==> v27: inputs <==
## pwm_hw
module pwm_hw(
input clk,      			 
input reset,  			     
input red,                   
input green,                 
input blue,                  
output [19:0] Red_High_HW,   
output [19:0] Red_Low_HW,    
output [19:0] Green_High_HW, 
output [19:0] Green_Low_HW,  
output [19:0] Blue_High_HW,  
output [19:0] Blue_Low_HW    
             );
clock: 1.53 ns
lec_check: 0
abc_area: 1
cap_margin: 20
cell_pad_in_sites_detail_placement: 2
core_aspect_ratio: 0.57
core_margin: 6
core_utilization: 20
cts_cluster_diameter: 363
cts_cluster_size: 32
gpl_routability_driven: 0
hold_slack_margin: 0.27
max_routing_layer: met5
min_routing_layer: met1
place_density_lb_addon: 0.01
slew_margin: 0
tns_end_percent: 90
run.sh (not shown) runs the stock make flow with config.mk's settings and CLKGATE_MAP_FILE=.
==> v25 (differences from v27) <==
Settings changed: CELL_PAD_IN_SITES_DETAIL_PLACEMENT 2 to not set, CORE_ASPECT_RATIO 0.57 to not set, CORE_MARGIN 6 to 2, CORE_UTILIZATION 20 to 72, CTS_CLUSTER_DIAMETER 363 to 243, CTS_CLUSTER_SIZE 32 to 72, GPL_ROUTABILITY_DRIVEN 0 to not set, HOLD_SLACK_MARGIN 0.27 to not set, MAX_ROUTING_LAYER met5 to met4, MIN_ROUTING_LAYER met1 to not set, SETUP_SLACK_MARGIN set to 0.27, SLEW_MARGIN 0 to 20, TNS_END_PERCENT 90 to not set.
==> flow/constraint.sdc (replaced) <==
create_clock -name core_clock -period 0.94 [get_ports {clk}]
set_input_delay 0.1880 -clock core_clock [delete_from_list [all_inputs] [get_ports {clk}]]
set_output_delay 0.1880 -clock core_clock [all_outputs]
set_load 0.01 [all_outputs]
==> v7 (differences from v27) <==
Settings changed: CELL_PAD_IN_SITES_DETAIL_PLACEMENT 2 to not set, CORE_ASPECT_RATIO 0.57 to 1.35, CORE_MARGIN 6 to 2, CORE_UTILIZATION 20 to 67, CTS_CLUSTER_DIAMETER 363 to 268, CTS_CLUSTER_SIZE 32 to 95, GPL_ROUTABILITY_DRIVEN 0 to not set, HOLD_SLACK_MARGIN 0.27 to not set, MAX_ROUTING_LAYER met5 to not set, MIN_ROUTING_LAYER met1 to not set, PLACE_DENSITY set to 0.4, PLACE_DENSITY_LB_ADDON 0.01 to not set, SLEW_MARGIN 0 to 20, TNS_END_PERCENT 90 to not set.
==> flow/constraint.sdc (replaced) <==
create_clock -name core_clock -period 1.37 [get_ports {clk}]
set_input_delay 0.2740 -clock core_clock [delete_from_list [all_inputs] [get_ports {clk}]]
set_output_delay 0.2740 -clock core_clock [all_outputs]
set_load 0.01 [all_outputs]
==> run notes <==
run results: Run Error [ERROR DPL-0038] Utilization greater than 100%, impossible to legalize, chip area 0.01066 sq mm, core area 0.009684 sq mm, Starting Density 0.7327, failing step detailed placement, status aborted with a tool error, Die H 103.3 um
-- figures above: v25

==> run notes <==
flow finished, numbers: chip area 0.04032 sq mm, status complete, no violations, Die H 154.2 um, core area 0.03452 sq mm
-- figures above: v27

==> run notes <==
flow finished, numbers: status failed layout checks, Failing Checks negative setup slack, fin worst setup slack -113.0 ps, Starting Density 0.6905, final setup vio count 8, chip area 0.01144 sq mm, core area 0.01028 sq mm
-- figures above: v7



==> build 90 <==
Starting RTL as in the previous note.
## pwm_hw
module pwm_hw(
input clk,      			 
input reset,  			     
input red,                   
input green,                 
input blue,                  
output [19:0] Red_High_HW,   
output [19:0] Red_Low_HW,    
output [19:0] Green_High_HW, 
output [19:0] Green_Low_HW,  
output [19:0] Blue_High_HW,  
output [19:0] Blue_Low_HW    
             );
Settings: LEC_CHECK=0, CAP_MARGIN=20, CELL_PAD_IN_SITES_GLOBAL_PLACEMENT=1, CORE_MARGIN=2, CORE_UTILIZATION=65, CTS_CLUSTER_DIAMETER=340, CTS_CLUSTER_SIZE=100, HOLD_SLACK_MARGIN=-0.05, SETUP_SLACK_MARGIN=0.31, SLEW_MARGIN=20, TNS_END_PERCENT=20; clock period 2.0 ns.
==> inputs of build 51, as changes to build 90 <==
--- a/flow/config.mk
+++ b/flow/config.mk
@@ -9,9 +9,9 @@
 export CELL_PAD_IN_SITES_GLOBAL_PLACEMENT = 1
 export CORE_MARGIN = 2
-export CORE_UTILIZATION = 65
+export CORE_UTILIZATION = 52
 export CTS_CLUSTER_DIAMETER = 340
 export CTS_CLUSTER_SIZE = 100
 export HOLD_SLACK_MARGIN = -0.05
-export SETUP_SLACK_MARGIN = 0.31
+export SETUP_SLACK_MARGIN = 0.46
 export SLEW_MARGIN = 20
 export TNS_END_PERCENT = 20
==> inputs of build 2, as changes to build 90 <==
==> flow/config.mk (replaced) <==
export PLATFORM = sky130hd
export DESIGN_NAME = pwm_hw
export DESIGN_NICKNAME = pwm_hw
export VERILOG_FILES = /design/flow/design.v
export SDC_FILE = /design/flow/constraint.sdc
export NUM_CORES = 4
export LEC_CHECK = 0
export CAP_MARGIN = 20
export CORE_MARGIN = 2
export CORE_UTILIZATION = 72
export PLACE_DENSITY_LB_ADDON = 0.24
export SETUP_SLACK_MARGIN = -0.07
export SLEW_MARGIN = 20
==> flow/constraint.sdc (replaced) <==
create_clock -name core_clock -period 1.32 [get_ports {clk}]
set_input_delay 0.2640 -clock core_clock [delete_from_list [all_inputs] [get_ports {clk}]]
set_output_delay 0.2640 -clock core_clock [all_outputs]
set_load 0.01 [all_outputs]
==> notes <==
Build 90 did not get past global placement (3_3_place_gp) (GPL-0301). Build 2 never finished: it broke off in clock tree synthesis (4_1_cts) with DPL-0038. Build 51 finished clean. Die size: build 2 < build 90 < build 51. Synthesized cell count is the same in build 90 and build 2. Area after synthesis is the same in build 51 and build 2.
==> figures <==
| quantity | build 2 | build 51 | build 90 |
|---|---|---|---|
| Number of buffers added on ports | 124 | 124 | - |
| Site Rows | 36 | 43 | 38 |
| Placeable core region | 0.009774 mm² | 0.01377 mm² | 0.01089 mm² |
| Placement-stage cell area | 0.009348 mm² | 0.008836 mm² | - |
| Result of the run | did not finish | timing/DRC/antenna clean | did not finish |
| Failing step | clock tree synthesis (4_1_cts) | - | global placement (3_3_place_gp) |
| Placement-stage worst setup slack | -0.5768 ns | 0.06693 ns | - |
| Placed Cells | 1013 | 994 | - |
| Die Y | 104.4 µm | 122.1 µm | 109.7 µm |
| Placed wire-length estimate after detailed placement | 17080 µm | 10410 µm | - |
| Initial standard-cell utilization of the core | 74.26% | 52.70% | 66.66% |
| Chip footprint | 0.01090 mm² | 0.01492 mm² | 0.01203 mm² |
| RD Place Congestion | 0.8722 | 0.7857 | - |
| Die boundary width | 104.4 µm | 122.1 µm | 109.7 µm |
